[design/flow/config.mk]
export PLATFORM = sky130hd
export DESIGN_NAME = dot_product
export DESIGN_NICKNAME = dot_product
export VERILOG_FILES = /design/flow/design.v
export SDC_FILE = /design/flow/constraint.sdc
export NUM_CORES = 4
export LEC_CHECK = 0
export CAP_MARGIN = 35
export CORE_MARGIN = 2
export CORE_UTILIZATION = 71
export CTS_CLUSTER_SIZE = 39
export HOLD_SLACK_MARGIN = 0.29
export PLACE_DENSITY_LB_ADDON = 0.26
export SLEW_MARGIN = 20
[design/flow/constraint.sdc]
create_clock -name core_clock -period 6.62 [get_ports {ap_clk}]
set_input_delay 1.3240 -clock core_clock [delete_from_list [all_inputs] [get_ports {ap_clk}]]
set_output_delay 1.3240 -clock core_clock [all_outputs]
set_load 0.01 [all_outputs]
[design/flow/design.v]
module datapath #(parameter P_WIDTH=32)(
	input [P_WIDTH-1:0] input_a,
	input [P_WIDTH-1:0] input_b,
	input clk,
	input rst,
	output [P_WIDTH-1:0] out
	);
wire [P_WIDTH-1:0] mult_result;
wire [P_WIDTH-1:0] adder_out;
reg [P_WIDTH-1:0] adder_out_reg;
assign mult_result = input_a * input_b;
assign adder_out  = adder_out_reg + mult_result;
assign out = adder_out_reg;
always @(posedge clk)
 if (rst ==1) 
	adder_out_reg <= adder_out;
 else
	adder_out_reg <= 0;
endmodule
module controller #(parameter P_ADDR_WIDTH=8, parameter P_COUNT=100)(
	input clk,
	input rst,
	output reg out_rst,
	output reg ce_0,
	output reg ce_1,
	output reg we_0,
	output reg we_1,
	input  [P_ADDR_WIDTH-1:0] cjob_offset,
	output [P_ADDR_WIDTH-1:0] address_0,
	output [P_ADDR_WIDTH-1:0] address_1,
	input fin_buf_empty,
	output reg fin_rd_en,
	input fout_buf_full,
	output reg fout_wr_en,
	output reg cjob_load_en,
	output reg cjob_out_en
);
parameter IDLE= 7'b0000001,JOB_LOAD= 7'b0000010,  PREP=7'b0000100, PROCESSING = 7'b0001000, WRITE_BACK=7'b0010000, WAIT_Q=7'b0100000, WRITE_Q=7'b1000000;
reg [6:0] curr_state;
reg [6:0] next_state;
reg [P_ADDR_WIDTH-1:0] counter;
reg [P_ADDR_WIDTH-1:0] offset;
always @(curr_state,fin_buf_empty,counter,fout_buf_full)
begin
	next_state=5'b00000;
	case (curr_state)	
		IDLE:
			if(!fin_buf_empty)
				next_state=IDLE;
			else
				next_state=JOB_LOAD;
		JOB_LOAD:
			next_state=PREP;
		PREP:
			next_state=PROCESSING;
		PROCESSING:
			if(counter<P_COUNT-1+offset)			
				next_state = PROCESSING;
			else
				next_state = WRITE_BACK;
		WRITE_BACK:
			next_state=WAIT_Q;
		WAIT_Q:
			if(!fout_buf_full)
				next_state=WAIT_Q;
			else
				next_state=WRITE_Q;
		WRITE_Q:
			next_state=IDLE;
		default:
			next_state=IDLE;
	endcase
end
always @(posedge clk)       
begin
	if(rst==1)
		curr_state <= IDLE;
	else
		curr_state <= next_state;
end
always @(posedge clk)       
begin
	case(curr_state)
		IDLE:	begin
			out_rst<=0;
			ce_0<=0;
			ce_1<=0;
			we_0<=0;
			we_1<=0;
			counter <= 0;
			fin_rd_en<=0;
			fout_wr_en<=0;
			cjob_load_en<=0;
			cjob_out_en<=0;
			offset<=0;
			end
		JOB_LOAD:
			begin
			fin_rd_en<=1;
			cjob_load_en<=1;
			end
		PREP:
			begin
			fin_rd_en<=0;
			ce_0<=1;
			ce_1<=1;
			we_0<=0;
			we_1<=0;
			cjob_load_en<=0;
			counter<=cjob_offset;
			offset<=cjob_offset;
			end
		PROCESSING:
			begin
			cjob_load_en<=0;
			out_rst<=1;
			counter<= counter+1;
			end
		WRITE_BACK:
			begin
			ce_1<=0;
			we_0<=1;
			counter<=counter+P_COUNT;
			end
		WAIT_Q:
			begin
			ce_0<=0;
			counter<=0;
			cjob_out_en<=1;
			end
		WRITE_Q:
			begin
			fout_wr_en<=1;
			cjob_out_en<=1;
			end
		default:
			begin
			end
	endcase
end
assign address_0 = counter<<2;
assign address_1 = (counter+P_COUNT)<<2;
endmodule
module cjob_register #(parameter P_ADDR_WIDTH=16)
(
	input clk,
	input rst,
	input load,
	input out_en,
	input [(3+2+16)-1:0] data_in,
	output reg [(3+2+16)-1:0] data_out
);
reg [(3+2+16)-1:0] current_job;
always @(posedge clk) begin
	if(rst) begin
		data_out = 0;
		current_job = 0;
	end
	else begin
		if (load) current_job = data_in;
		if(out_en) data_out = current_job;
    end
end
endmodule
module dot_product (
	input ap_clk,
	input ap_rst,
	output [16-1:0]  	memory_Addr_A,
	output 						memory_EN_A,
	output 						memory_WEN_A,
	output [32-1:0]	memory_Din_A,
	input  [32-1:0] 	memory_Dout_A,
	output [16-1:0]  	memory_Addr_B,
	output 						memory_EN_B,
	output 						memory_WEN_B,
	output [32-1:0]	memory_Din_B,
	input  [32-1:0] 	memory_Dout_B,
	input 						fifo_in_empty_n,
	input  [(3+2+16)-1:0]	fifo_in_dout,
	output 						fifo_in_read,
	input 						fifo_out_full_n,
	output 						fifo_out_write,
	output [(3+2+16)-1:0]	fifo_out_din
);
	wire 						internal_rst;
	wire 						cjob_load_en;
	wire 						cjob_out_en;
	wire [16-1:0] 		job_offset;
datapath #(32) dp(
	.input_a(memory_Dout_A), 
	.input_b(memory_Dout_B), 
	.clk(ap_clk), 
	.rst(internal_rst), 
	.out(memory_Din_A)
);
controller #(16, 100) ctrl(
	.clk(ap_clk),
	.rst(ap_rst),
	.out_rst(internal_rst),
	.ce_0(memory_EN_A),
	.ce_1(memory_EN_B),
	.we_0(memory_WEN_A),
	.we_1(memory_WEN_B),
	.cjob_offset(job_offset),
	.address_0(memory_Addr_A),
	.address_1(memory_Addr_B),
	.fin_buf_empty(fifo_in_empty_n),
	.fin_rd_en(fifo_in_read),
	.fout_buf_full(fifo_out_full_n),
	.fout_wr_en(fifo_out_write),
	.cjob_load_en(cjob_load_en),
	.cjob_out_en(cjob_out_en)
);
cjob_register cjob_reg(
	.clk(ap_clk),
	.rst(ap_rst),
	.load(cjob_load_en),
	.out_en(cjob_out_en),
	.data_in(fifo_in_dout),
	.data_out(fifo_out_din)
);
assign job_offset = fifo_in_dout[16-1:0];
assign memory_Din_B = 0;
endmodule
[design/flow/run.sh]
#!/bin/bash
# the make line also repeats each setting of config.mk as NAME=value (left out here)
make -C /OpenROAD-flow-scripts/flow DESIGN_CONFIG=/design/flow/config.mk WORK_HOME=/design/flow/orfs CLKGATE_MAP_FILE= finish
==> run summary, run 1 <==
outcome = stopped before the end
Failed at = 5_1_grt
Err = [ERROR GRT-0232] Routing congestion too high. Check the congestion heatmap in the GUI.
GP Congestion = 0.964
area of the core = 0.0307 sq mm
Syn Area/Cell = 9.23 sq um
port bufs = 174
count of library flops with an enable pin = 40
Post-synth top cells = inv_1 (494), fa_1 (438), and2_1 (341), nand2_1 (246), ha_1 (142)
die footprint = 0.0327 sq mm
dpl ws = -1.80 ns
number of cells in Yosys stat = 2405
dpl cell area = 0.0258 sq mm
Synth mux share = 1.13%
H-Tree Depth = 4
Yosys reg bits = 121
grt ovf = 272
Seq share, synth = 12.7%
Synth warnings = 3
clk buf depth = 2
Unique cell types = 60
Top logic family = adder cells
IO Count = 212
Die X = 181 microns
hpwl dp = 52.1 mm
Max-area cell share = 39.5%
asr flop ratio synth = 0%
yosys xor share = 4.43%
Cell area leaders = fa_1 (39%), and2_1 (9.6%), inv_1 (8.3%), ha_1 (8.0%), dfxtp_1 (7.3%)
TritonCTS buffer count = 17
Root Buffer = clkbuf_16
Mapped Area = 0.0222 sq mm
top-count cell post-synth = inv_1
# rows = 64
CTS Sinks = 121
ao+oa area frac = 4.98%
Gate Count Post-Synth = 2405
Main synth FF type = dfxtp_1
Yosys chip area = 0.0222 sq mm
Die Ht = 181 microns
yosys simple share = 17.1%
Starting Density = 72.4%
GRT Total Usage = 81.6%
Adder Share, Synth = 47.5%
most area-hungry cell type in the Yosys netlist = fa_1
[through the flow]
stage	setup TNS, ns	std cells
2_1_floorplan	-6.24	2441
3_3_place_gp	-25.86	3058
3_5_place_dp	-27.72	3059
4_1_cts	-7.07	3161
[timing repair]
item | CTS
pin swaps | 143
gates cloned | 18
endpoints found under the setup margin | 22
hold buffers | 0
gates resized | 402
setup buffers | 58
[routing by layer]
layer | global-route usage (%) | overflow
met1 | 79.6 | 2
met3 | 69.5 | 1
met5 | 27.7 | 0
met2 | 97.2 | 158
met4 | 83.9 | 111
==> run 2, diff against run 1 <==
Settings changed: CAP_MARGIN 35 to 20, CORE_ASPECT_RATIO set to 0.52, CORE_UTILIZATION 71 to 72, CTS_CLUSTER_SIZE 39 to 55, HOLD_SLACK_MARGIN 0.29 to unset, MAX_ROUTING_LAYER set to met4, PLACE_DENSITY_LB_ADDON 0.26 to 0.21, SETUP_SLACK_MARGIN set to 1.43, SLEW_MARGIN 20 to 35, TNS_END_PERCENT set to 35.
Clock period 6.62 ns to 5.74 ns, I/O delays scaled along.
==> run summary, run 2 <==
Unique cell types = 60 (unchanged)
most area-hungry cell type in the Yosys netlist = fa_1
port bufs = 174 (unchanged)
top-count cell post-synth = inv_1
dpl ws = -2.69 ns (-0.889 ns)
GP Congestion = 1.04 (+7.8%)
grt ovf = 27
IO Count = 212 (unchanged)
Err = [ERROR GRT-0116] Global routing finished with congestion. Check the congestion regions in the DRC Viewer.
hpwl dp = 61.8 mm (+19%)
number of cells in Yosys stat = 2405 (unchanged)
asr flop ratio synth = 0% (unchanged)
Cell area leaders = fa_1 (39%), and2_1 (9.6%), inv_1 (8.3%), ha_1 (8.0%), dfxtp_1 (7.3%)
ao+oa area frac = 4.98% (unchanged)
Gate Count Post-Synth = 2405 (unchanged)
Die X = 248 microns (+37%)
Synth warnings = 3 (unchanged)
yosys xor share = 4.43% (unchanged)
Root Buffer = clkbuf_16
Yosys reg bits = 121 (unchanged)
count of library flops with an enable pin = 40 (unchanged)
Seq share, synth = 12.7% (unchanged)
# hold bufs at CTS = 0 (unchanged)
Yosys chip area = 0.0222 sq mm (unchanged)
Synth mux share = 1.13% (unchanged)
Mapped Area = 0.0222 sq mm (unchanged)
Post-synth top cells = inv_1 (494), fa_1 (438), and2_1 (341), nand2_1 (246), ha_1 (142)
Syn Area/Cell = 9.23 sq um (unchanged)
area of the core = 0.0304 sq mm (-0.91%)
Top logic family = adder cells
outcome = stopped before the end
clk buf depth = 2 (unchanged)
TritonCTS buffer count = 17 (unchanged)
GRT Total Usage = 70.7%
Adder Share, Synth = 47.5% (unchanged)
Die Ht = 131 microns (-28%)
Main synth FF type = dfxtp_1
# rows = 46 (-28%)
Max-area cell share = 39.5% (unchanged)
H-Tree Depth = 4 (unchanged)
Failed at = 5_1_grt
yosys simple share = 17.1% (unchanged)
CTS Sinks = 121 (unchanged)
Starting Density = 73.1% (+0.67 points)
die footprint = 0.0323 sq mm (-1.1%)
-- run 2: repair_timing --
item,4_1_cts
gates cloned,11
setup buffers,82
hold endpoints to repair,0
endpoints found under the setup margin,28
gates resized,381
pin swaps,153
-- run 2: metal layers --
metal / GRT overflow / GRT usage [%]
met5: - / -
met3: 2 / 54.8
met4: 10 / 57.5
met1: 2 / 72.9
met2: 13 / 87.0
-- run 2: per-stage QoR --
step | hold slack [ns] | std cells | instance area, sq um
global placement | 0.466 | 3083 | 25900
detailed placement | 0.472 | 3083 | 25900
floorplan | 0.406 | 2441 | 22600
CTS | 0.491 | 3208 | 28300
==> run 3, diff against run 2 <==
Settings changed: CORE_ASPECT_RATIO 0.52 to unset, CORE_UTILIZATION 72 to 66, CTS_CLUSTER_SIZE 55 to unset, MAX_ROUTING_LAYER met4 to unset, PLACE_DENSITY set to 0.36, PLACE_DENSITY_LB_ADDON 0.21 to unset, SETUP_SLACK_MARGIN 1.43 to unset, SLEW_MARGIN 35 to 20, TNS_END_PERCENT 35 to unset.
Clock period 5.74 ns to 9.78 ns, I/O delays scaled along.
==> run summary, run 3 <==
cell depth of the worst flop-to-flop path = 23
slowest cell on the critical path = clkdlybuf4s50_1
R2R Path End = dp.adder_out_reg[29]$_SDFF_PN0_
clk latency late pin = 0.43 ns
Main synth FF type = dfxtp_1
Unique cell types = 60 (unchanged)
crit end category = register
family with the most delay on the worst path = adder cells
Syn Area/Cell = 9.23 sq um (unchanged)
Crit Path Max Fanout = 16
Top logic family = adder cells
Crit path depth = 25
Synth warnings = 3 (unchanged)
Adder Share, Synth = 47.5% (unchanged)
final setup skew = 0.0133 ns
# rows = 67 (+46%)
Req. time, crit path = 10.06 ns
Yosys reg bits = 121 (unchanged)
IO Count = 212 (unchanged)
r2r startpoint = dp.adder_out_reg[18]$_SDFF_PN0_
slowest cell delay on critical path = 0.99 ns
Hold Crit Start = cjob_reg.data_out[13]$_SDFFE_PP0P_
hpwl dp = 49.9 mm (-19%)
OpenROAD warnings = 28
Max-area cell share = 39.5% (unchanged)
critical path type = in2reg
most area-hungry cell type in the Yosys netlist = fa_1
Root Buffer = clkbuf_16
Worst R2R Setup Slack = 2.91 ns
hold depth = 2
Placed Cells = 2961 (-4.0%)
CTS tree = yes
Hold Path End = cjob_reg.data_out[13]$_SDFFE_PP0P_
Hold Path Class = reg2reg
Yosys chip area = 0.0222 sq mm (unchanged)
Util after Layout = 74.7%
Die X = 187 microns (-24%)
crit path to = dp.adder_out_reg[29]$_SDFF_PN0_
DRC = 0
average routed wire per standard cell = 19.9 microns
port bufs = 174 (unchanged)
Fillers = 2574
asr flop ratio synth = 0% (unchanged)
count of library flops with an enable pin = 40 (unchanged)
drt initial violations = 1035
H-Tree Depth = 4 (unchanged)
1st-pass router iterations = 5
most frequent CP cell = fa_1
Post-synth top cells = inv_1 (494), fa_1 (438), and2_1 (341), nand2_1 (246), ha_1 (142)
Starting Density = 66.6% (-6.5 points)
Seq share, synth = 12.7% (unchanged)
crit path buf inv count = 8
final hold vios = 0
Gate Count Post-Synth = 2405 (unchanged)
# hold bufs at CTS = 0 (unchanged)
Critical Path Start Type = primary input
clk buf depth = 2 (unchanged)
maximum clock rate = 109 MHz
register area = 0.00282 sq mm
dpl ws = 0.373 ns (+3.06 ns)
number of cells in Yosys stat = 2405 (unchanged)
top-count cell post-synth = inv_1
Final Slew Violations = 0
fin crit share = 93.4%
Vias/cell = 5.50
Layout Area Growth over Synthesis = 12.2%
Post CTS Setup Buffer Count = 0 (-100%)
largest net degree at the start of global routing = 50
TritonCTS buffer count = 17 (unchanged)
Met2 Routed Length = 28.9 mm
yosys simple share = 17.1% (unchanged)
initial antenna violation count = 2
vias in the first global route = 18000
outcome = timing/DRC/antenna clean
Worst Tran Pin Value = 1.01 ns
post-route insts no fill = 2994
Max Cap Viol = 0
wire length on met3 = 5.29 mm
grt ovf = 0
final setup vio count = 0
GRT Total Usage = 35.9%
die footprint = 0.0351 sq mm (+8.6%)
area of the core = 0.0334 sq mm (+9.8%)
Die Ht = 187 microns (+43%)
CTS-repair resized insts = 0 (-100%)
routed wire length = 59.6 mm
Cell area leaders = fa_1 (39%), and2_1 (9.6%), inv_1 (8.3%), ha_1 (8.0%), dfxtp_1 (7.3%)
Tmin final = 9.14 ns
clock-pin slew on the worst setup and hold paths = 0.06 ns
Arrival @ worst endpoint = 9.41 ns
NumNets Final = 3201
ao+oa area frac = 4.98% (unchanged)
worst slew margin relative to its limit = 32.8%
Synth mux share = 1.13% (unchanged)
Gate Area = 0.0168 sq mm
Top Metal Used = met5
yosys xor share = 4.43% (unchanged)
met1 WL = 23.2 mm
RSZ-0062 raised after global routing = no
GP Congestion = 0.912 (-12%)
Final WS setup = 0.642 ns
first-pass GRT wire length = 96.6 mm
Mapped Area = 0.0222 sq mm (unchanged)
CTS Sinks = 121 (unchanged)
routed vias = 16500
Routed Antenna Nets = 0
CP startpoint = memory_Dout_B[4]
final setup TNS = 0 ns
-- run 3: through the flow --
| stage | area, sq um | hold slack [ns] |
|---|---|---|
| 3_3_place_gp | 24300 | 0.465 |
| 6_report | 24900 | 0.485 |
| 3_5_place_dp | 24300 | 0.477 |
| 5_1_grt | 24900 | 0.502 |
| 2_1_floorplan | 22300 | 0.406 |
| 4_1_cts | 24900 | 0.488 |
-- run 3: layout make-up --
| class | count | share of cell area, % |
|---|---|---|
| multi-input cells | 1659 | 67.6 |
| clock inverters | 14 | 0.583 |
| flip-flops and latches | 121 | 11.3 |
| clock buffers | 18 | 1.81 |
| well taps | 448 | 2.25 |
| repair buffers | 239 | 9.00 |
| inverters | 494 | 7.44 |
| diodes | 1 | 0.0100 |
-- run 3: layer usage --
metal	track usage (%)	up-vias
met5	0	-
met4	13.5	2
met3	8.35	135
met2	59.8	718
met1	46.1	8296
li1	-	7330
==> run 4, diff against run 3 <==
Settings changed: ABC_AREA set to 1, CELL_PAD_IN_SITES_DETAIL_PLACEMENT set to 2, CORE_ASPECT_RATIO set to 1.19, CORE_MARGIN 2 to 9, CORE_UTILIZATION 66 to 52, CTS_CLUSTER_DIAMETER set to 125, GPL_ROUTABILITY_DRIVEN set to 0, MAX_ROUTING_LAYER set to met4, PLACE_DENSITY 0.36 to unset, PLACE_DENSITY_LB_ADDON set to 0.28, SETUP_SLACK_MARGIN set to 0.63, SLEW_MARGIN 20 to 5, TNS_END_PERCENT set to 15.
Clock period 9.78 ns to 4.72 ns, I/O delays scaled along.
==> run summary, run 4 <==
outcome = stopped before the end
Failed at = 3_5_place_dp
Err = [ERROR DPL-0033] detailed placement checks failed during check placement.
Adder Share, Synth = 44.9% (-2.6 points)
Cell area leaders = fa_1 (37%), inv_1 (15%), nand2_1 (12%), ha_1 (7.6%), dfxtp_1 (6.9%)
Max-area cell share = 37.3% (-2.2 points)
Main synth FF type = dfxtp_1
Die X = 213 microns (+14%)
IO Count = 212 (unchanged)
Synth warnings = 3 (unchanged)
yosys simple share = 16.9% (-0.23 points)
port bufs = 174 (unchanged)
die footprint = 0.0532 sq mm (+51%)
ao+oa area frac = 4.71% (-0.27 points)
Mapped Area = 0.0235 sq mm (+5.8%)
yosys xor share = 1.45% (-3.0 points)
Yosys reg bits = 121 (unchanged)
Synth mux share = 0.809% (-0.32 points)
# rows = 84 (+25%)
Starting Density = 52.9% (-14 points)
Syn Area/Cell = 7.66 sq um (-17%)
asr flop ratio synth = 0% (unchanged)
count of library flops with an enable pin = 40 (unchanged)
Post-synth top cells = inv_1 (943), nand2_1 (781), fa_1 (438), ha_1 (142), nor2_1 (112)
Seq share, synth = 12.0% (-0.70 points)
Gate Count Post-Synth = 3069 (+28%)
most area-hungry cell type in the Yosys netlist = fa_1
top-count cell post-synth = inv_1
Die Ht = 250 microns (+33%)
Unique cell types = 55 (-8.3%)
Top logic family = adder cells
number of cells in Yosys stat = 3069 (+28%)
area of the core = 0.0445 sq mm (+33%)
Yosys chip area = 0.0235 sq mm (+5.8%)
[run 4: metrics by stage]
| stage | area (sq um) | instances | TNS [ns] |
|---|---|---|---|
| 3_3_place_gp | 27900 | 3975 | -63.14 |
| 2_1_floorplan | 24000 | 3105 | -39.24 |
==> run 5, diff against run 4 <==
Settings changed: ABC_AREA 1 to unset, CAP_MARGIN 20 to 40, CELL_PAD_IN_SITES_DETAIL_PLACEMENT 2 to unset, CORE_ASPECT_RATIO 1.19 to unset, CORE_MARGIN 9 to 2, CORE_UTILIZATION 52 to 72, CTS_CLUSTER_DIAMETER 125 to unset, CTS_CLUSTER_SIZE set to 82, GPL_ROUTABILITY_DRIVEN 0 to unset, HOLD_SLACK_MARGIN set to 0.29, MAX_ROUTING_LAYER met4 to unset, PLACE_DENSITY_LB_ADDON 0.28 to 0.26, SETUP_SLACK_MARGIN 0.63 to -0.09, SLEW_MARGIN 5 to 20, TNS_END_PERCENT 15 to unset.
Clock period 4.72 ns to 7.66 ns, I/O delays scaled along.
==> run summary, run 5 <==
final setup skew = 0.0108 ns
layout check fault list = setup timing
CTS Sinks = 121
Fillers = 1338
Crit path depth = 27
Post-synth top cells = inv_1 (494), fa_1 (438), and2_1 (341), nand2_1 (246), ha_1 (142)
asr flop ratio synth = 0% (unchanged)
dpl ws = -1.03 ns
Gate Count Post-Synth = 2405 (-22%)
Top logic family = adder cells
Crit Path Max Fanout = 16
most area-hungry cell type in the Yosys netlist = fa_1
clk buf depth = 2
OpenROAD warnings = 27
critical path type = in2reg
top-count cell post-synth = inv_1
CTS tree = yes
crit end category = register
Hold Path End = ctrl.curr_state[5]$_DFF_P_
most frequent CP cell = fa_1
final setup vio count = 15
average routed wire per standard cell = 23.9 microns
clock-pin slew on the worst setup and hold paths = 0.06 ns
largest net degree at the start of global routing = 50
yosys xor share = 4.43% (+3.0 points)
RSZ-0062 raised after global routing = yes
cell depth of the worst flop-to-flop path = 23
yosys simple share = 17.1% (+0.23 points)
Starting Density = 72.8% (+20 points)
Synth warnings = 3 (unchanged)
hold depth = 1
R2R Path End = dp.adder_out_reg[31]$_SDFF_PN0_
routed vias = 19000
Layout Area Growth over Synthesis = 20.7%
Final WS setup = -0.425 ns
Yosys reg bits = 121 (unchanged)
crit path buf inv count = 9
1st-pass router iterations = 7
initial antenna violation count = 3
Util after Layout = 87.9%
Req. time, crit path = 7.98 ns
Placed Cells = 3033
port bufs = 174 (unchanged)
Worst R2R Setup Slack = 0.57 ns
ao+oa area frac = 4.98% (+0.27 points)
area of the core = 0.0305 sq mm (-31%)
r2r startpoint = dp.adder_out_reg[22]$_SDFF_PN0_
GRT Total Usage = 44.5%
# hold bufs at CTS = 0
routed wire length = 74.0 mm
Hold Crit Start = ctrl.curr_state[6]$_DFF_P_
grt ovf = 0
CP startpoint = memory_Dout_A[2]
crit path to = dp.adder_out_reg[31]$_SDFF_PN0_
worst slew margin relative to its limit = 40.2%
GP Congestion = 0.969
die footprint = 0.0323 sq mm (-39%)
Final Slew Violations = 0
maximum clock rate = 124 MHz
post-route insts no fill = 3103
IO Count = 212 (unchanged)
number of cells in Yosys stat = 2405 (-22%)
count of library flops with an enable pin = 40 (unchanged)
Main synth FF type = dfxtp_1
H-Tree Depth = 4
Worst Tran Pin Value = 0.897 ns
Routed Antenna Nets = 0
Adder Share, Synth = 47.5% (+2.6 points)
Max Cap Viol = 0
Synth mux share = 1.13% (+0.32 points)
Die Ht = 180 microns (-28%)
Tmin final = 8.08 ns
slowest cell on the critical path = fa_1
Syn Area/Cell = 9.23 sq um (+21%)
clk latency late pin = 0.45 ns
Arrival @ worst endpoint = 8.40 ns
Seq share, synth = 12.7% (+0.70 points)
first-pass GRT wire length = 110 mm
Hold Path Class = reg2reg
outcome = complete, but fails checks
Die X = 180 microns (-16%)
Critical Path Start Type = primary input
Root Buffer = clkbuf_16
slowest cell delay on critical path = 0.57 ns
DRC = 0
Unique cell types = 60 (+9.1%)
final hold vios = 0
drt initial violations = 2057
fin crit share = 106%
TritonCTS buffer count = 17
Cell area leaders = fa_1 (39%), and2_1 (9.6%), inv_1 (8.3%), ha_1 (8.0%), dfxtp_1 (7.3%)
Max-area cell share = 39.5% (+2.2 points)
# rows = 64 (-24%)
Mapped Area = 0.0222 sq mm (-5.5%)
hpwl dp = 53.4 mm
NumNets Final = 3362
Vias/cell = 6.12
Yosys chip area = 0.0222 sq mm (-5.5%)
family with the most delay on the worst path = adder cells
vias in the first global route = 20600
[run 5: stage by stage]
step | hold slack (ns) | area (sq um) | TNS [ns]
global placement | 0.467 | 25500 | -9.27
finish | 0.471 | 26800 | -3.53
global route | 0.495 | 26800 | -4.75
detailed placement | 0.467 | 25500 | -12.30
CTS | 0.474 | 26600 | -0.416
floorplan | 0.406 | 22500 | -0.0945
[run 5: repair_timing]
action | in CTS | in global routing
pin swaps | 62 | 55
gates resized | 161 | 88
gates cloned | 5 | 0
buffers inserted | 30 | 9
setup endpoints to repair | 15 | 14
[run 5: layout make-up]
type	count	area, sq um	area share (%)
Clock buffer	18	429	1.60
Clock inverter	14	196	0.733
Sequential cell	121	2820	10.5
Antenna cell	1	2.50	0.00934
Multi-Input combinational cell	1659	17300	64.5
Timing Repair Buffer	400	3720	13.9
Inverter	494	1860	6.93
Tap cell	396	495	1.85
[run 5: layer usage]
layer	up-vias	part of all wire [%]	GRT usage (%)
met4	4	8.8	30.0
li1	7660	-	-
met3	568	13	12.1
met1	9193	32	52.9
met2	1568	46	71.3
met5	-	0.036	0
==> run 6, diff against run 5 <==
Settings changed: CAP_MARGIN 40 to 20, CTS_CLUSTER_SIZE 82 to 58, HOLD_SLACK_MARGIN 0.29 to -0.09, PLACE_DENSITY_LB_ADDON 0.26 to 0.24, SETUP_SLACK_MARGIN -0.09 to 1.5.
Clock period 7.66 ns to 7.4 ns, I/O delays scaled along.
==> run summary, run 6 <==
Main synth FF type = dfxtp_1
clk buf depth = 2 (unchanged)
Synth mux share = 1.13% (unchanged)
# rows = 64 (unchanged)
number of cells in Yosys stat = 2405 (unchanged)
yosys xor share = 4.43% (unchanged)
Yosys reg bits = 121 (unchanged)
Top logic family = adder cells
top-count cell post-synth = inv_1
Unique cell types = 60 (unchanged)
Die X = 180 microns (unchanged)
outcome = stopped before the end
count of library flops with an enable pin = 40 (unchanged)
Max-area cell share = 39.5% (unchanged)
CTS Sinks = 121 (unchanged)
Mapped Area = 0.0222 sq mm (unchanged)
GP Congestion = 0.951 (-1.9%)
Starting Density = 72.8% (unchanged)
Synth warnings = 3 (unchanged)
ao+oa area frac = 4.98% (unchanged)
Root Buffer = clkbuf_16
Cell area leaders = fa_1 (39%), and2_1 (9.6%), inv_1 (8.3%), ha_1 (8.0%), dfxtp_1 (7.3%)
yosys simple share = 17.1% (unchanged)
area of the core = 0.0305 sq mm (unchanged)
IO Count = 212 (unchanged)
Adder Share, Synth = 47.5% (unchanged)
asr flop ratio synth = 0% (unchanged)
die footprint = 0.0323 sq mm (unchanged)
Failed at = 5_1_grt
Yosys chip area = 0.0222 sq mm (unchanged)
hpwl dp = 52.6 mm (-1.6%)
Placed Cells = 3048 (+0.49%)
Seq share, synth = 12.7% (unchanged)
Gate Count Post-Synth = 2405 (unchanged)
Die Ht = 180 microns (unchanged)
Post-synth top cells = inv_1 (494), fa_1 (438), and2_1 (341), nand2_1 (246), ha_1 (142)
most area-hungry cell type in the Yosys netlist = fa_1
Syn Area/Cell = 9.23 sq um (unchanged)
port bufs = 174 (unchanged)
TritonCTS buffer count = 17 (unchanged)
H-Tree Depth = 4 (unchanged)
## run 6: stage by stage
step	setup slack [ns]	area (sq um)	hold WS, ns
4_1_cts	-0.294	27800	0.493
2_1_floorplan	-0.206	22900	0.406
3_3_place_gp	-1.14	25800	0.462
3_5_place_dp	-1.30	25800	0.468
## run 6: what timing repair did
item / 4_1_cts
setup endpoints to repair: 24
gates resized: 305
cloned: 11
hold buffers: 0
pin swaps: 99
setup buffers: 69
==> run 7, diff against run 6 <==
Settings changed: CAP_MARGIN 20 to 40, CTS_CLUSTER_SIZE 58 to 39, HOLD_SLACK_MARGIN -0.09 to 0.29, PLACE_DENSITY_LB_ADDON 0.24 to 0.26, SETUP_SLACK_MARGIN 1.5 to -0.61.
Clock period 7.4 ns to 6.37 ns, I/O delays scaled along.
==> run summary, run 7 <==
Vias/cell = 5.97
cell depth of the worst flop-to-flop path = 22
GRT Total Usage = 44.9%
Top logic family = adder cells
hpwl dp = 53.7 mm (+2.2%)
Critical Path Start Type = primary input
layout check fault list = setup timing
Hold Path Class = reg2reg
Yosys chip area = 0.0222 sq mm (unchanged)
# rows = 64 (unchanged)
area of the core = 0.0305 sq mm (unchanged)
ao+oa area frac = 4.98% (unchanged)
final setup TNS = -12.87 ns
Max Cap Viol = 0
Hold Crit Start = cjob_reg.data_out[15]$_SDFFE_PP0P_
slowest cell delay on critical path = 0.59 ns
die footprint = 0.0323 sq mm (unchanged)
Gate Count Post-Synth = 2405 (unchanged)
GP Congestion = 0.977 (+2.7%)
clk latency late pin = 0.44 ns
Worst R2R Setup Slack = -0.31 ns
yosys xor share = 4.43% (unchanged)
grt ovf = 0
H-Tree Depth = 4 (unchanged)
IO Count = 212 (unchanged)
Starting Density = 72.8% (unchanged)
1st-pass router iterations = 6
OpenROAD warnings = 29
Final WS setup = -1.02 ns
worst slew margin relative to its limit = 42.4%
Routed Antenna Nets = 0
drt initial violations = 1675
final setup vio count = 21
outcome = complete, but fails checks
Mapped Area = 0.0222 sq mm (unchanged)
Syn Area/Cell = 9.23 sq um (unchanged)
maximum clock rate = 135 MHz
Final Slew Violations = 0
Yosys reg bits = 121 (unchanged)
largest net degree at the start of global routing = 50
Die Ht = 180 microns (unchanged)
most frequent CP cell = fa_1
Root Buffer = clkbuf_16
post-route insts no fill = 3094
Req. time, crit path = 6.69 ns
Worst Tran Pin Value = 0.862 ns
hold depth = 2
Hold Path End = cjob_reg.data_out[15]$_SDFFE_PP0P_
Post-synth top cells = inv_1 (494), fa_1 (438), and2_1 (341), nand2_1 (246), ha_1 (142)
Tmin final = 7.39 ns
Unique cell types = 60 (unchanged)
Die X = 180 microns (unchanged)
r2r startpoint = dp.adder_out_reg[23]$_SDFF_PN0_
clk buf depth = 2 (unchanged)
asr flop ratio synth = 0% (unchanged)
Layout Area Growth over Synthesis = 21.0%
CTS tree = yes
Crit path depth = 26
Synth warnings = 3 (unchanged)
Placed Cells = 3059 (+0.36%)
critical path type = in2reg
final setup skew = 0.00969 ns
Gate Area = 0.0174 sq mm
vias in the first global route = 20800
routed vias = 18500
RSZ-0062 raised after global routing = yes
crit end category = register
family with the most delay on the worst path = adder cells
count of library flops with an enable pin = 40 (unchanged)
final hold vios = 0
CP startpoint = memory_Dout_A[10]
crit path to = dp.adder_out_reg[31]$_SDFF_PN0_
Max-area cell share = 39.5% (unchanged)
DRC = 0
register area = 0.00282 sq mm
clock-pin slew on the worst setup and hold paths = 0.06 ns
port bufs = 174 (unchanged)
number of cells in Yosys stat = 2405 (unchanged)
Crit Path Max Fanout = 8
yosys simple share = 17.1% (unchanged)
Main synth FF type = dfxtp_1
Arrival @ worst endpoint = 7.71 ns
top-count cell post-synth = inv_1
most area-hungry cell type in the Yosys netlist = fa_1
slowest cell on the critical path = fa_1
crit path buf inv count = 8
routed wire length = 70.6 mm
Util after Layout = 88.1%
Adder Share, Synth = 47.5% (unchanged)
average routed wire per standard cell = 22.8 microns
Synth mux share = 1.13% (unchanged)
TritonCTS buffer count = 17 (unchanged)
hold slack = 0.485 ns
R2R Path End = dp.adder_out_reg[31]$_SDFF_PN0_
Cell area leaders = fa_1 (39%), and2_1 (9.6%), inv_1 (8.3%), ha_1 (8.0%), dfxtp_1 (7.3%)
CTS Sinks = 121 (unchanged)
fin crit share = 116%
first-pass GRT wire length = 111 mm
Seq share, synth = 12.7% (unchanged)
NumNets Final = 3351
initial antenna violation count = 3
Fillers = 1433
-- run 7: through the flow --
step | setup slack [ns] | area (sq um)
final | -1.02 | 26900
after global routing | -1.11 | 26900
after CTS | -1.01 | 26600
after detailed placement | -2.03 | 25700
after global placement | -1.91 | 25700
after floorplan | -1.03 | 22700
-- run 7: timing repair --
| item | CTS | global route |
|---|---|---|
| hold buffers | 0 | 0 |
| pin swaps | 95 | 51 |
| cloned | 6 | 0 |
| setup endpoints to repair | 19 | 16 |
| buffers inserted | 22 | 8 |
| resized | 274 | 95 |
-- run 7: area by class of cell --
type / count / share of cell area [%]
diodes: 3 / 0.0279
well taps: 396 / 1.84
repair buffers: 389 / 13.6
clock inverters: 15 / 0.819
multi-input cells: 1659 / 64.7
flip-flops and latches: 121 / 10.5
inverters: 494 / 6.90
clock buffers: 17 / 1.58
-- run 7: layer usage --
layer	up-vias	track usage (%)	part of all wire, %
met5	-	0	0
met4	0	25.7	7.2
met3	392	13.7	12
met2	1281	73.5	47
met1	9156	52.8	34
li1	7647	-	-
==> run 8, diff against run 7 <==
Settings changed: CAP_MARGIN 40 to 20, CORE_UTILIZATION 72 to 64, CTS_CLUSTER_SIZE 39 to unset, HOLD_SLACK_MARGIN 0.29 to unset, PLACE_DENSITY_LB_ADDON 0.26 to unset, SETUP_SLACK_MARGIN -0.61 to 1.47.
Clock period 6.37 ns to 5.35 ns, I/O delays scaled along.
==> run summary, run 8 <==
CTS Sinks = 121 (unchanged)
Top logic family = adder cells
1st-pass router iterations = 7 (+1)
Crit Path Max Fanout = 5 (-3)
TritonCTS buffer count = 17 (unchanged)
final setup vio count = 23 (+9.5%)
Mapped Area = 0.0222 sq mm (unchanged)
R2R Path End = dp.adder_out_reg[31]$_SDFF_PN0_
Hold Path Class = reg2reg
Vias/cell = 5.56 (-6.9%)
ao+oa area frac = 4.98% (unchanged)
Tmin final = 7.29 ns
clk latency late pin = 0.43 ns (about the same)
initial antenna violation count = 8 (+5)
final setup skew = 0.00970 ns (+0.00000447 ns)
crit end category = register
slowest cell delay on critical path = 0.54 ns (-0.05 ns)
slowest cell on the critical path = fa_1
Worst Tran Pin Value = 1.05 ns (+0.189 ns)
Hold Path End = cjob_reg.data_out[2]$_SDFFE_PP0P_
H-Tree Depth = 4 (unchanged)
vias in the first global route = 20000 (-3.6%)
Synth mux share = 1.13% (unchanged)
Main synth FF type = dfxtp_1
hold depth = 2 (unchanged)
Worst R2R Setup Slack = -1.34 ns (-1.03 ns)
Adder Share, Synth = 47.5% (unchanged)
area of the core = 0.0344 sq mm (+13%)
Critical Path Start Type = primary input
Root Buffer = clkbuf_16
Final WS setup = -1.94 ns (-0.920 ns)
DRC = 0 (unchanged)
family with the most delay on the worst path = adder cells
Die X = 190 microns (+5.9%)
Max-area cell share = 39.5% (unchanged)
Post-synth top cells = inv_1 (494), fa_1 (438), and2_1 (341), nand2_1 (246), ha_1 (142)
drt initial violations = 1342 (-20%)
top-count cell post-synth = inv_1
yosys simple share = 17.1% (unchanged)
critical path type = in2reg
Layout Area Growth over Synthesis = 29.0%
GRT Total Usage = 39.8% (-5.1 points)
GP Congestion = 0.939 (-3.8%)
Final Slew Violations = 0 (unchanged)
Synth warnings = 3 (unchanged)
Yosys reg bits = 121 (unchanged)
fin crit share = 136% (+20 points)
Syn Area/Cell = 9.23 sq um (unchanged)
largest net degree at the start of global routing = 45 (-10%)
first-pass GRT wire length = 108 mm (-2.4%)
average routed wire per standard cell = 21.6 microns (-5.3%)
most frequent CP cell = fa_1
asr flop ratio synth = 0% (unchanged)
Yosys chip area = 0.0222 sq mm (unchanged)
Max Cap Viol = 0 (unchanged)
NumNets Final = 3435 (+2.5%)
final setup TNS = -32.46 ns (-19.60 ns)
Req. time, crit path = 5.62 ns (-1.07 ns)
IO Count = 212 (unchanged)
Seq share, synth = 12.7% (unchanged)
port bufs = 174 (unchanged)
cell depth of the worst flop-to-flop path = 24 (+9.1%)
outcome = complete, but fails checks
Die Ht = 190 microns (+5.9%)
Fillers = 2026 (+41%)
Starting Density = 64.6% (-8.2 points)
hpwl dp = 52.8 mm (-1.6%)
Arrival @ worst endpoint = 7.57 ns (-0.14 ns)
yosys xor share = 4.43% (unchanged)
dpl ws = -2.84 ns (-0.815 ns)
# rows = 68 (+6.3%)
final hold vios = 0 (unchanged)
r2r startpoint = dp.adder_out_reg[21]$_SDFF_PN0_
routed wire length = 69.9 mm (-0.89%)
most area-hungry cell type in the Yosys netlist = fa_1
Unique cell types = 60 (unchanged)
OpenROAD warnings = 31 (+6.9%)
Cell area leaders = fa_1 (39%), and2_1 (9.6%), inv_1 (8.3%), ha_1 (8.0%), dfxtp_1 (7.3%)
hold slack = 0.487 ns (+0.00234 ns)
clock-pin slew on the worst setup and hold paths = 0.06 ns (about the same)
layout check fault list = setup timing
RSZ-0062 raised after global routing = yes
Gate Count Post-Synth = 2405 (unchanged)
Util after Layout = 83.4% (-4.7 points)
Routed Antenna Nets = 0 (unchanged)
routed vias = 18000 (-2.5%)
die footprint = 0.0362 sq mm (+12%)
Crit path depth = 28 (+7.7%)
maximum clock rate = 137 MHz
grt ovf = 0 (unchanged)
CTS tree = yes
worst slew margin relative to its limit = 30.0% (-12 points)
Hold Crit Start = cjob_reg.data_out[2]$_SDFFE_PP0P_
crit path to = dp.adder_out_reg[31]$_SDFF_PN0_
count of library flops with an enable pin = 40 (unchanged)
crit path buf inv count = 10 (+2)
clk buf depth = 2 (unchanged)
CP startpoint = memory_Dout_A[12]
number of cells in Yosys stat = 2405 (unchanged)
# hold bufs at CTS = 0 (unchanged)
[run 8: cell type report]
cell class	count	area (sq um)	share of cell area, %
diodes	4	10.0	0.0349
clock buffers	21	470	1.64
well taps	455	569	1.99
clock inverters	11	108	0.376
flip-flops and latches	121	2820	9.85
multi-input cells	1659	18100	63.0
inverters	494	1860	6.48
repair buffers	473	4750	16.6
[run 8: what timing repair did]
item	4_1_cts	5_1_grt
setup buffers	55	2
gates resized	397	74
gates cloned	14	0
endpoints found under the setup margin	31	32
pin swaps	168	64
[run 8: per-stage QoR]
step	std cells	area, sq um
4_1_cts	3232	28300
2_1_floorplan	2441	23100
6_report	3238	28700
3_5_place_dp	3131	26200
5_1_grt	3236	28600
3_3_place_gp	3131	26200
[run 8: per-layer routing]
layer / GRT usage, % / vias up / share of wire (%)
li1: - / 7807 / -
met4: 21.5 / 6 / 6.3
met3: 9.99 / 278 / 9.3
met5: 0 / - / 0.050
met1: 48.2 / 9036 / 36
met2: 65.7 / 878 / 48
==> run 9, diff against run 8 <==
Settings changed: CORE_ASPECT_RATIO set to 1.03, CORE_UTILIZATION 64 to 72, CTS_CLUSTER_SIZE set to 86, MAX_ROUTING_LAYER set to met4, PLACE_DENSITY_LB_ADDON set to 0.21, SETUP_SLACK_MARGIN 1.47 to -0.44.
Clock period 5.35 ns to 6.05 ns, I/O delays scaled along.
==> run summary, run 9 <==
clk latency late pin = 0.45 ns (+0.02 ns)
1st-pass router iterations = 9 (+2)
final setup skew = 0.0182 ns (+0.00851 ns)
Tmin final = 7.76 ns
OpenROAD warnings = 29 (-6.5%)
Vias/cell = 6.32 (+14%)
Layout Area Growth over Synthesis = 22.6%
Max-area cell share = 39.5% (unchanged)
clock-pin slew on the worst setup and hold paths = 0.08 ns (+0.02 ns)
top-count cell post-synth = inv_1
Main synth FF type = dfxtp_1
first-pass GRT wire length = 110 mm (+2.2%)
final setup TNS = -28.12 ns (+4.34 ns)
r2r startpoint = dp.adder_out_reg[23]$_SDFF_PN0_
Critical Path Start Type = primary input
CTS Sinks = 121 (unchanged)
Routed Antenna Nets = 0 (unchanged)
IO Count = 212 (unchanged)
vias in the first global route = 20400 (+2.2%)
worst slew margin relative to its limit = 30.1% (+0.11 points)
Crit Path Max Fanout = 10 (+5)
Final WS setup = -1.71 ns (+0.237 ns)
most area-hungry cell type in the Yosys netlist = fa_1
Util after Layout = 89.3% (+6.0 points)
Hold Path End = cjob_reg.data_out[9]$_SDFFE_PP0P_
crit end category = register
clk buf depth = 2 (unchanged)
Hold Path Class = reg2reg
Synth mux share = 1.13% (unchanged)
hpwl dp = 52.4 mm (-0.73%)
initial antenna violation count = 5 (-3)
Synth warnings = 3 (unchanged)
Max Cap Viol = 0 (unchanged)
yosys simple share = 17.1% (unchanged)
Final Slew Violations = 0 (unchanged)
port bufs = 174 (unchanged)
Arrival @ worst endpoint = 8.11 ns (+0.54 ns)
routed wire length = 80.2 mm (+15%)
Seq share, synth = 12.7% (unchanged)
area of the core = 0.0305 sq mm (-11%)
Mapped Area = 0.0222 sq mm (unchanged)
Cell area leaders = fa_1 (39%), and2_1 (9.6%), inv_1 (8.3%), ha_1 (8.0%), dfxtp_1 (7.3%)
# rows = 65 (-4.4%)
asr flop ratio synth = 0% (unchanged)
layout check fault list = setup timing
average routed wire per standard cell = 25.6 microns (+19%)
Gate Area = 0.0176 sq mm (-2.6%)
Adder Share, Synth = 47.5% (unchanged)
CTS tree = yes
family with the most delay on the worst path = adder cells
register area = 0.00282 sq mm (unchanged)
dpl ws = -2.38 ns (+0.463 ns)
ao+oa area frac = 4.98% (unchanged)
grt ovf = 0 (unchanged)
number of cells in Yosys stat = 2405 (unchanged)
count of library flops with an enable pin = 40 (unchanged)
Die Ht = 182 microns (-4.2%)
GRT Total Usage = 47.2% (+7.3 points)
NumNets Final = 3380 (-1.6%)
Die X = 177 microns (-7.0%)
final hold vios = 0 (unchanged)
Unique cell types = 60 (unchanged)
most frequent CP cell = fa_1
Worst R2R Setup Slack = -0.84 ns (+0.50 ns)
Gate Count Post-Synth = 2405 (unchanged)
finished layout cell area = 0.0272 sq mm (-4.9%)
# hold bufs at CTS = 0 (unchanged)
hold slack = 0.495 ns (+0.00806 ns)
outcome = complete, but fails checks
H-Tree Depth = 4 (unchanged)
drt initial violations = 2610 (+94%)
dpl cell area = 0.0258 sq mm (-1.7%)
crit path to = dp.adder_out_reg[28]$_SDFF_PN0_
maximum clock rate = 129 MHz
Crit path depth = 24 (-14%)
Hold Crit Start = cjob_reg.data_out[9]$_SDFFE_PP0P_
slowest cell delay on critical path = 0.90 ns (+0.36 ns)
TritonCTS buffer count = 17 (unchanged)
Root Buffer = clkbuf_16
Worst Tran Pin Value = 1.05 ns (-0.00280 ns)
R2R Path End = dp.adder_out_reg[28]$_SDFF_PN0_
slowest cell on the critical path = fa_1
worst-path cell chain = clkbuf_4 -> buf_4 -> nand2_1 -> fa_1 -> fa_1 -> inv_1 -> fa_1 -> fa_1 -> ha_1 -> ha_1 -> inv_1 -> fa_1 -> fa_1 -> inv_1 -> ha_4 -> a21o_1 -> a21o_1 -> a21oi_2 -> o22ai_1 -> a211oi_2 -> buf_4 -> a21oi_2 -> a21oi_2 -> mux2i_1
crit path buf inv count = 6 (-4)
routed vias = 19800 (+9.9%)
critical path type = in2reg
Fillers = 1347 (-34%)
RSZ-0062 raised after global routing = yes
fin crit share = 128% (-8.1 points)
GP Congestion = 0.986 (+5.0%)
final setup vio count = 23 (unchanged)
Req. time, crit path = 6.41 ns (+0.79 ns)
yosys xor share = 4.43% (unchanged)
Starting Density = 72.8% (+8.2 points)
die footprint = 0.0323 sq mm (-11%)
Post-synth top cells = inv_1 (494), fa_1 (438), and2_1 (341), nand2_1 (246), ha_1 (142)
cell depth of the worst flop-to-flop path = 24 (unchanged)
Syn Area/Cell = 9.23 sq um (unchanged)
DRC = 0 (unchanged)
CP startpoint = memory_Dout_A[12]
Yosys chip area = 0.0222 sq mm (unchanged)
Yosys reg bits = 121 (unchanged)
Top logic family = adder cells
hold depth = 2 (unchanged)
largest net degree at the start of global routing = 50 (+11%)
run 9: final cells by class:
cell class / count / share of cell area, %
multi-input cells: 1659 / 64.6
repair buffers: 418 / 14.2
flip-flops and latches: 121 / 10.4
inverters: 494 / 6.81
well taps: 402 / 1.85
clock buffers: 17 / 1.56
clock inverters: 15 / 0.551
diodes: 6 / 0.0551
run 9: routing by layer:
| layer | routed length (microns) | share of wire [%] | up-vias | global-route usage, % |
|---|---|---|---|---|
| met4 | 8300 | 10 | 0 | 32.8 |
| met1 | 25800 | 32 | 9411 | 55.7 |
| met5 | 0 | 0 | - | - |
| met3 | 11300 | 14 | 774 | 12.4 |
| li1 | - | - | 7717 | - |
| met2 | 34800 | 43 | 1890 | 70.6 |
run 9: what timing repair did:
item                                    CTS  global route
pin swaps                                72            79
setup buffers                            28            15
gates resized                           305            84
gates cloned                              6             0
endpoints found under the setup margin   22            21
run 9: through the flow:
step                cells
floorplan            2441
global placement     3070
detailed placement   3071
CTS                  3118
global route         3132
finish               3132
==> run 10, diff against run 9 <==
Settings changed: CORE_ASPECT_RATIO 1.03 to unset, CORE_UTILIZATION 72 to 70, CTS_CLUSTER_SIZE 86 to unset, MAX_ROUTING_LAYER met4 to unset, PLACE_DENSITY_LB_ADDON 0.21 to unset, SETUP_SLACK_MARGIN -0.44 to 0.03.
Clock period 6.05 ns to 7.69 ns, I/O delays scaled along.
==> run summary, run 10 <==
DRC = 0 (unchanged)
Unique cell types = 60 (unchanged)
ao+oa area frac = 4.98% (unchanged)
outcome = complete, but fails checks
H-Tree Depth = 4 (unchanged)
Top logic family = adder cells
die footprint = 0.0332 sq mm (+2.8%)
hold depth = 1 (-1)
Fillers = 1640 (+22%)
Main synth FF type = dfxtp_1
largest net degree at the start of global routing = 43 (-14%)
worst slew margin relative to its limit = 43.6% (+14 points)
hpwl dp = 52.3 mm (-0.29%)
Hold Crit Start = ctrl.curr_state[6]$_DFF_P_
r2r startpoint = dp.adder_out_reg[23]$_SDFF_PN0_
Hold Path End = ctrl.curr_state[5]$_DFF_P_
Max Cap Viol = 0 (unchanged)
final setup skew = 0.0194 ns (+0.00123 ns)
Worst R2R Setup Slack = 0.96 ns (+1.80 ns)
asr flop ratio synth = 0% (unchanged)
register area = 0.00282 sq mm (unchanged)
Synth warnings = 3 (unchanged)
OpenROAD warnings = 31 (+6.9%)
maximum clock rate = 129 MHz
R2R Path End = dp.adder_out_reg[29]$_SDFF_PN0_
dpl cell area = 0.0258 sq mm (-0.13%)
CTS tree = yes
first-pass GRT wire length = 110 mm (-0.79%)
Worst Tran Pin Value = 0.845 ns (-0.203 ns)
Cell area leaders = fa_1 (39%), and2_1 (9.6%), inv_1 (8.3%), ha_1 (8.0%), dfxtp_1 (7.3%)
Tmin final = 7.77 ns
Final Slew Violations = 0 (unchanged)
cell depth of the worst flop-to-flop path = 23 (-4.2%)
crit end category = register
# hold bufs at CTS = 0 (unchanged)
finished layout cell area = 0.0273 sq mm (+0.23%)
Mapped Area = 0.0222 sq mm (unchanged)
crit path to = dp.adder_out_reg[29]$_SDFF_PN0_
grt ovf = 0 (unchanged)
Die Ht = 182 microns (about the same)
area of the core = 0.0314 sq mm (+2.9%)
Starting Density = 70.7% (-2.1 points)
Adder Share, Synth = 47.5% (unchanged)
Crit path depth = 27 (+13%)
crit path buf inv count = 9 (+3)
final setup vio count = 2 (-91%)
yosys xor share = 4.43% (unchanged)
Root Buffer = clkbuf_16
Yosys chip area = 0.0222 sq mm (unchanged)
CP startpoint = memory_Dout_A[12]
vias in the first global route = 19900 (-2.4%)
Crit Path Max Fanout = 6 (-4)
IO Count = 212 (unchanged)
Gate Area = 0.0173 sq mm (-1.7%)
# rows = 65 (unchanged)
clk latency late pin = 0.43 ns (-0.02 ns)
Gate Count Post-Synth = 2405 (unchanged)
Max-area cell share = 39.5% (unchanged)
port bufs = 174 (unchanged)
yosys simple share = 17.1% (unchanged)
drt initial violations = 1476 (-43%)
GP Congestion = 0.947 (-4.0%)
number of cells in Yosys stat = 2405 (unchanged)
Critical Path Start Type = primary input
Req. time, crit path = 7.97 ns (+1.56 ns)
Post-synth top cells = inv_1 (494), fa_1 (438), and2_1 (341), nand2_1 (246), ha_1 (142)
critical path type = in2reg
Hold Path Class = reg2reg
Arrival @ worst endpoint = 8.04 ns (-0.07 ns)
initial antenna violation count = 6 (+1)
Yosys reg bits = 121 (unchanged)
Vias/cell = 5.82 (-7.9%)
routed vias = 18300 (-7.7%)
most frequent CP cell = fa_1
slowest cell delay on critical path = 0.54 ns (-0.36 ns)
slowest cell on the critical path = fa_1
average routed wire per standard cell = 22.6 microns (-12%)
NumNets Final = 3389 (+0.27%)
most area-hungry cell type in the Yosys netlist = fa_1
Die X = 182 microns (+2.9%)
fin crit share = 101% (-27 points)
family with the most delay on the worst path = adder cells
count of library flops with an enable pin = 40 (unchanged)
Layout Area Growth over Synthesis = 22.9%
Seq share, synth = 12.7% (unchanged)
Synth mux share = 1.13% (unchanged)
Final WS setup = -0.0765 ns (+1.63 ns)
final hold vios = 0 (unchanged)
GRT Total Usage = 44.2% (-2.9 points)
layout check fault list = setup timing
RSZ-0062 raised after global routing = yes
TritonCTS buffer count = 17 (unchanged)
CTS Sinks = 121 (unchanged)
top-count cell post-synth = inv_1
Syn Area/Cell = 9.23 sq um (unchanged)
routed wire length = 70.8 mm (-12%)
1st-pass router iterations = 5 (-4)
clock-pin slew on the worst setup and hold paths = 0.06 ns (-0.02 ns)
clk buf depth = 2 (unchanged)
Routed Antenna Nets = 0 (unchanged)
## run 10: per-stage QoR
stage               hold WS (ns)  TNS, ns  std cells  setup WS [ns]  utilization, %
floorplan                  0.406        0       2441         0.0159               -
global placement           0.461    -8.41       3058         -0.757            82.0
detailed placement         0.476   -10.42       3059         -0.890            82.1
CTS                        0.483        0       3133         0.0221            86.6
global route               0.493   -0.604       3136         -0.169            86.9
finish                     0.488  -0.0856       3138        -0.0765            87.0
## run 10: routing by layer
layer | routed length [microns] | vias to the layer above | track usage, %
met5 | 40 | - | 0
met4 | 5520 | 6 | 28.0
met3 | 7950 | 336 | 13.8
met2 | 33000 | 1143 | 70.7
met1 | 24300 | 9058 | 52.4
li1 | - | 7717 | -
## run 10: cell type report
cell class | count | share of cell area, %
antenna | 3 | 0.0275
sequential | 121 | 10.3
clock inverter | 15 | 0.600
timing repair buffer | 427 | 15.4
clock buffer | 17 | 1.56
tap | 402 | 1.84
inverter | 494 | 6.79
multi-input combinational | 1659 | 63.4
## run 10: repair_timing
| action | CTS | global route |
|---|---|---|
| hold endpoints to repair | 0 | 0 |
| setup buffers | 33 | 4 |
| pin swaps | 83 | 59 |
| resized | 208 | 76 |
| endpoints found under the setup margin | 15 | 14 |
| cloned | 10 | 0 |
==> run 11, diff against run 10 <==
Settings changed: ABC_AREA set to 1, CORE_UTILIZATION 70 to 68, CTS_CLUSTER_DIAMETER set to 388, CTS_CLUSTER_SIZE set to 95, SETUP_SLACK_MARGIN 0.03 to 1.78, TNS_END_PERCENT set to 10.
Clock period 7.69 ns to 6.0 ns, I/O delays scaled along.
==> run summary, run 11 <==
port bufs = 174 (unchanged)
drt initial violations = 2184 (+48%)
family with the most delay on the worst path = adder cells
clock-pin slew on the worst setup and hold paths = 0.07 ns (about the same)
Cell area leaders = fa_1 (37%), inv_1 (15%), nand2_1 (12%), ha_1 (7.6%), dfxtp_1 (6.9%)
Crit path depth = 24 (-11%)
grt ovf = 0 (unchanged)
Root Buffer = clkbuf_16
R2R Path End = dp.adder_out_reg[31]$_SDFF_PN0_
cell depth of the worst flop-to-flop path = 23 (unchanged)
hpwl dp = 54.6 mm (+4.4%)
Mapped Area = 0.0235 sq mm (+5.8%)
routed vias = 21500 (+18%)
die footprint = 0.0361 sq mm (+8.7%)
hold slack = 0.467 ns (-0.0201 ns)
TritonCTS buffer count = 17 (unchanged)
Syn Area/Cell = 7.66 sq um (-17%)
most area-hungry cell type in the Yosys netlist = fa_1
Max Cap Viol = 0 (unchanged)
Worst Tran Pin Value = 1.15 ns (+0.305 ns)
Worst R2R Setup Slack = -0.35 ns (-1.31 ns)
Synth mux share = 0.809% (-0.32 points)
Hold Crit Start = ctrl.curr_state[2]$_DFF_P_
Hold Path Class = reg2reg
CTS tree = yes
Die X = 190 microns (+4.3%)
yosys xor share = 1.45% (-3.0 points)
CP startpoint = memory_Dout_B[8]
final setup skew = 0.0120 ns (-0.00746 ns)
Main synth FF type = dfxtp_1
CTS Sinks = 121 (unchanged)
Hold Path End = ctrl.curr_state[1]$_DFF_P_
slowest cell delay on critical path = 0.57 ns (+0.03 ns)
Gate Count Post-Synth = 3069 (+28%)
r2r startpoint = dp.adder_out_reg[25]$_SDFF_PN0_
Post-synth top cells = inv_1 (943), nand2_1 (781), fa_1 (438), ha_1 (142), nor2_1 (112)
GRT Total Usage = 42.1% (-2.2 points)
crit end category = register
Max-area cell share = 37.3% (-2.2 points)
largest net degree at the start of global routing = 50 (+16%)
Seq share, synth = 12.0% (-0.70 points)
OpenROAD warnings = 31 (unchanged)
most frequent CP cell = fa_1
maximum clock rate = 138 MHz
post-route insts no fill = 3924 (+25%)
# hold bufs at CTS = 0 (unchanged)
Critical Path Start Type = primary input
Final Slew Violations = 0 (unchanged)
DRC = 0 (unchanged)
ao+oa area frac = 4.71% (-0.27 points)
Die Ht = 190 microns (+4.3%)
n_diodes = 0 (-3)
layout check fault list = setup timing
area of the core = 0.0343 sq mm (+9.2%)
Arrival @ worst endpoint = 7.53 ns (-0.51 ns)
GP Congestion = 0.989 (+4.4%)
Synth warnings = 3 (unchanged)
critical path type = in2reg
fin crit share = 120% (+19 points)
Top logic family = adder cells
Routed Antenna Nets = 0 (unchanged)
Tmin final = 7.22 ns
Adder Share, Synth = 44.9% (-2.6 points)
crit path to = dp.adder_out_reg[25]$_SDFF_PN0_
Final WS setup = -1.22 ns (-1.14 ns)
asr flop ratio synth = 0% (unchanged)
IO Count = 212 (unchanged)
worst slew margin relative to its limit = 23.3% (-20 points)
clk latency late pin = 0.42 ns (about the same)
routed wire length = 74.9 mm (+5.8%)
1st-pass router iterations = 6 (+1)
count of library flops with an enable pin = 40 (unchanged)
Placed Cells = 3810 (+25%)
average routed wire per standard cell = 19.1 microns (-15%)
dpl ws = -1.95 ns (-1.06 ns)
# rows = 68 (+4.6%)
final setup vio count = 23 (+21)
final hold vios = 0 (unchanged)
Req. time, crit path = 6.31 ns (-1.66 ns)
number of cells in Yosys stat = 3069 (+28%)
yosys simple share = 16.9% (-0.23 points)
clk buf depth = 2 (unchanged)
hold depth = 2 (+1)
Yosys reg bits = 121 (unchanged)
vias in the first global route = 22600 (+13%)
Starting Density = 68.5% (-2.2 points)
Vias/cell = 5.47 (-5.9%)
Unique cell types = 55 (-8.3%)
worst-path cell chain = clkdlybuf4s15_2 -> buf_12 -> buf_6 -> nand2_1 -> inv_1 -> fa_1 -> inv_1 -> fa_1 -> fa_1 -> inv_1 -> fa_1 -> fa_1 -> fa_1 -> fa_1 -> inv_1 -> fa_1 -> inv_1 -> ha_4 -> nand2_1 -> nor2_1 -> nand2_1 -> o311ai_2 -> a21oi_1 -> o21a_1
first-pass GRT wire length = 116 mm (+6.0%)
slowest cell on the critical path = fa_1
initial antenna violation count = 0 (-6)
Yosys chip area = 0.0235 sq mm (+5.8%)
crit path buf inv count = 8 (-1)
Layout Area Growth over Synthesis = 26.1%
outcome = complete, but fails checks
NumNets Final = 4125 (+22%)
final setup TNS = -19.39 ns (-19.31 ns)
Crit Path Max Fanout = 9 (+3)
RSZ-0062 raised after global routing = yes
H-Tree Depth = 4 (unchanged)
top-count cell post-synth = inv_1
==> run 11: layout make-up <==
type	instances	area, sq um
flip-flops and latches	121	2820
clock buffers	17	425
repair buffers	512	5080
fillers	1854	4640
clock inverters	15	146
well taps	455	569
inverters	950	3570
multi-input cells	1854	17000
==> run 11: repair_timing <==
item	in CTS	in global routing
cloned	12	1
pin swaps	101	40
buffers inserted	68	1
gates resized	316	77
setup endpoints to repair	28	28
==> run 11: layer usage <==
| metal | share of wire (%) | track usage [%] | vias to the layer above |
|---|---|---|---|
| met5 | 0 | 0 | - |
| met4 | 5.4 | 17.8 | 0 |
| met3 | 12 | 9.72 | 308 |
| met2 | 46 | 67.9 | 1428 |
| met1 | 37 | 55.0 | 10300 |
| li1 | - | - | 9429 |
==> run 11: per-stage QoR <==
step / instance area [sq um] / utilization (%)
after floorplan: 23900 / -
after global placement: 27400 / 79.9
after detailed placement: 27400 / 79.9
after CTS: 29400 / 85.8
after global routing: 29600 / 86.5
final: 29600 / 86.5
